## old
## alu_top
module alu_top(CLK, OP1, OP2, OPRN, OUT, ZERO);
	input CLK;
	input [31:0] OP1;
	input [31:0] OP2;
	input [5:0] OPRN;
	output [31:0] OUT;
	output ZERO;
	reg [31:0] op1_q, op2_q;
	reg [5:0] oprn_q;
	reg [31:0] out_q;
	reg zero_q;
	wire [31:0] alu_out;
	wire alu_zero;
	ALU alu_inst(alu_out, alu_zero, op1_q, op2_q, oprn_q);
	always @(posedge CLK) begin
		op1_q <= OP1;
		op2_q <= OP2;
		oprn_q <= OPRN;
		out_q <= alu_out;
		zero_q <= alu_zero;
	end
	assign OUT = out_q;
	assign ZERO = zero_q;
endmodule
Size: about 100 flip-flops, roughly 100 I/O pins, ~23000 sq um of cells after synthesis.
Settings: LEC_CHECK=0, ABC_AREA=0, CAP_MARGIN=20, CELL_PAD_IN_SITES_GLOBAL_PLACEMENT=1, CORE_ASPECT_RATIO=0.5, CORE_MARGIN=2, CORE_UTILIZATION=49, CTS_CLUSTER_DIAMETER=348, CTS_CLUSTER_SIZE=100, PLACE_DENSITY=0.9, SETUP_SLACK_MARGIN=1.98, SLEW_MARGIN=40, TNS_END_PERCENT=30; clock period 29.5 ns.
run.sh (not shown) runs the stock make flow with config.mk's settings and CLKGATE_MAP_FILE=.
old reached the final stage; the timing, DRC and antenna checks on its layout passed.
Here is what was changed in the inputs of new compared with old.
- swapping 49 for 48 in CORE_UTILIZATION
- putting MAX_ROUTING_LAYER at met4 where nothing was set
- swapping 348 for 354 in CTS_CLUSTER_DIAMETER
- swapping 30 for 15 in TNS_END_PERCENT
- clearing SETUP_SLACK_MARGIN, which used to be 1.98
- swapping 40 for 20 in SLEW_MARGIN
- clearing CELL_PAD_IN_SITES_GLOBAL_PLACEMENT, which used to be 1
- swapping 0.9 for 0.91 in PLACE_DENSITY
- clearing CORE_ASPECT_RATIO, which used to be 0.5
## What came out
There was hardly any difference in sequential share of layout area between old and new. Note that the total length of routed met3 wires recorded for old amounts to 0.56 times the value seen in new. [new] post-route clock period utilization rose 3.7 points relative to old. Of old and new, the lower number of non-clock buffers in the layout belongs to old. Of old and new, only old finishes the flow clean. Although it ran to completion, new produced a layout that fails the final checks because of setup timing. Non-clock buffering overhead in the final layout: new vs old up 0.23 points. Number of instances in the synthesized netlist: new vs old identical. Post-cts resize count of new falls short of that of old by more than half.

* * *

run 1:
Starting RTL as in the previous note.
Settings: LEC_CHECK=0, ABC_AREA=1, CAP_MARGIN=20, CORE_MARGIN=2, CORE_UTILIZATION=48, CTS_CLUSTER_DIAMETER=354, CTS_CLUSTER_SIZE=100, MAX_ROUTING_LAYER=met4, SLEW_MARGIN=20, TNS_END_PERCENT=15; clock period 29.5 ns.
Run 1 did not stop at any stage, and its layout met the timing, DRC and antenna checks.
Input-level comparison between run 2 and run 1:
Settings: CTS_CLUSTER_DIAMETER: 354 -> unset; TNS_END_PERCENT: 15 -> unset; PLACE_DENSITY: unset -> 0.36; MAX_ROUTING_LAYER: met4 -> unset; CORE_UTILIZATION: 48 -> 64; the clock period (ns, I/O delays scaled along): 29.5 -> 22.8.
[summary]
Run 2: flow complete, layout not clean; failing: negative setup slack
The higher final critical path time including I/O delays and setup of run 1 and run 2 is in run 1.
Comparing run 1 and run 2, the higher wire length per cell after detailed routing is on run 2.
Compared to run 1, run 2 has number of well taps 30% lower.
From run 1 to run 2 the numbers moved as follows: wire length of the first global-routing pass moved up, total routed wirelength went up, cell total after placement went down.
Looking at area of all placed cells without fillers, run 2 sits about 3.7% higher than run 1 does.
Run 2 vs run 1, total routing resource utilization after global routing went up by 13 points.
Via count: lower on run 1
The hold slack of run 2 was inferior to that of run 1.
Inputs modified between run 2 and run 3:
Settings: PLACE_DENSITY no longer set, was 0.36; CTS_CLUSTER_SIZE no longer set, was 100; ABC_AREA no longer set, was 1; CORE_UTILIZATION now 40, was 64; the clock period (ns, I/O delays scaled along) now 29.5, was 22.8.
Findings:
- Run 3: all stages complete, timing, DRC and antenna checks passed
- Run 3 has final core utilization below what run 2 had.
- Initial antenna violation count sits higher in run 3 than in run 2.
- Compared with run 2, run 3 shows synthesized area that has gone down by a few percent.
- Non-clock buffering overhead in the final layout: run 3 vs run 2 down 1.7 points
- Run 3 vs. run 2: routed length on met2 went down by about 3.3%.
- Signed area change from the synthesized netlist to the final layout (run 3 over run 2): decrease, 0.58 points
- Global-route wire length before repair: run 3 vs run 2 down 2200 um
- Cmp run 3 and run 2 / sequential share of layout area / higher: run 3
--- input diff run 3..run 4 ---
Settings: the clock period (ns, I/O delays scaled along): 29.5 -> 29.0.
--- outcome ---
Taking run 3 as the reference, in run 4 mean area per synthesized cell saw little to no change; die height saw little to no change; routed wire length saw an increase. Per the final summary, run 4 finished and its layout is clean on timing, DRC and antenna. Both conditions hold for run 3: the flow ran to the end and the final layout passed the timing, DRC and antenna checks.
Relative to run 4, the following input files were edited for run 5:
Settings: CORE_UTILIZATION: 40 -> 57; the clock period (ns, I/O delays scaled along): 29.0 -> 10.1.
## What came out
Complete run, failing final checks: run 5, reason negative setup slack. Run 4 completed end to end with timing, DRC and antenna clean. Summary of run 5 over run 4: per-cell via count in the routed design saw an increase; first-pass GRT wire length saw an increase. Mean routed wirelength per cell was higher in the run labelled run 5. Compare run 4 and run 5 | worst slew margin relative to its limit lower: run 5. Measured against each other, run 4 and run 5 differ in sequential share of layout area, the higher figure coming from run 4. Taking run 4 as the reference point, the total area of multi-input combinational cells of run 5 rises by about 4%. Taking run 5 as 1.0, run 4 lands at 1.4 on die footprint. Of the two candidates, run 4 has the better post-route worst setup slack and run 5 the worse one.
[inputs] run 6 vs run 5
Settings: an added TNS_END_PERCENT of 5; a change of CORE_UTILIZATION from 57 to 61; a change of the clock period (ns, I/O delays scaled along) from 10.1 to 27.7.
--- outcome ---
Run 6 had finished all stages when the layout checks came back failing, citing negative setup slack.
What the final checks of run 5 revealed, after a flow that finished every stage, was a layout that fails on negative setup slack.
Taking run 5 as the reference point, the all-layer global routing usage of run 6 rises by 2.3 points.
Run 5 has higher critical path depth than run 6.
[run 6] number of buffers added for setup after CTS fell 5 relative to run 5
From run 5 to run 6 the numbers moved as follows: non-clock buffer instance count of the final layout has decreased; cell area after placement has decreased; y dimension of the die has decreased; detailed route wirelength on metal3 has decreased.
Against run 5, final area in run 6 fell by a little under 10%.
NOTE total routed wire length on the met1 layer run 5->run 6 decreased by a little under 10%
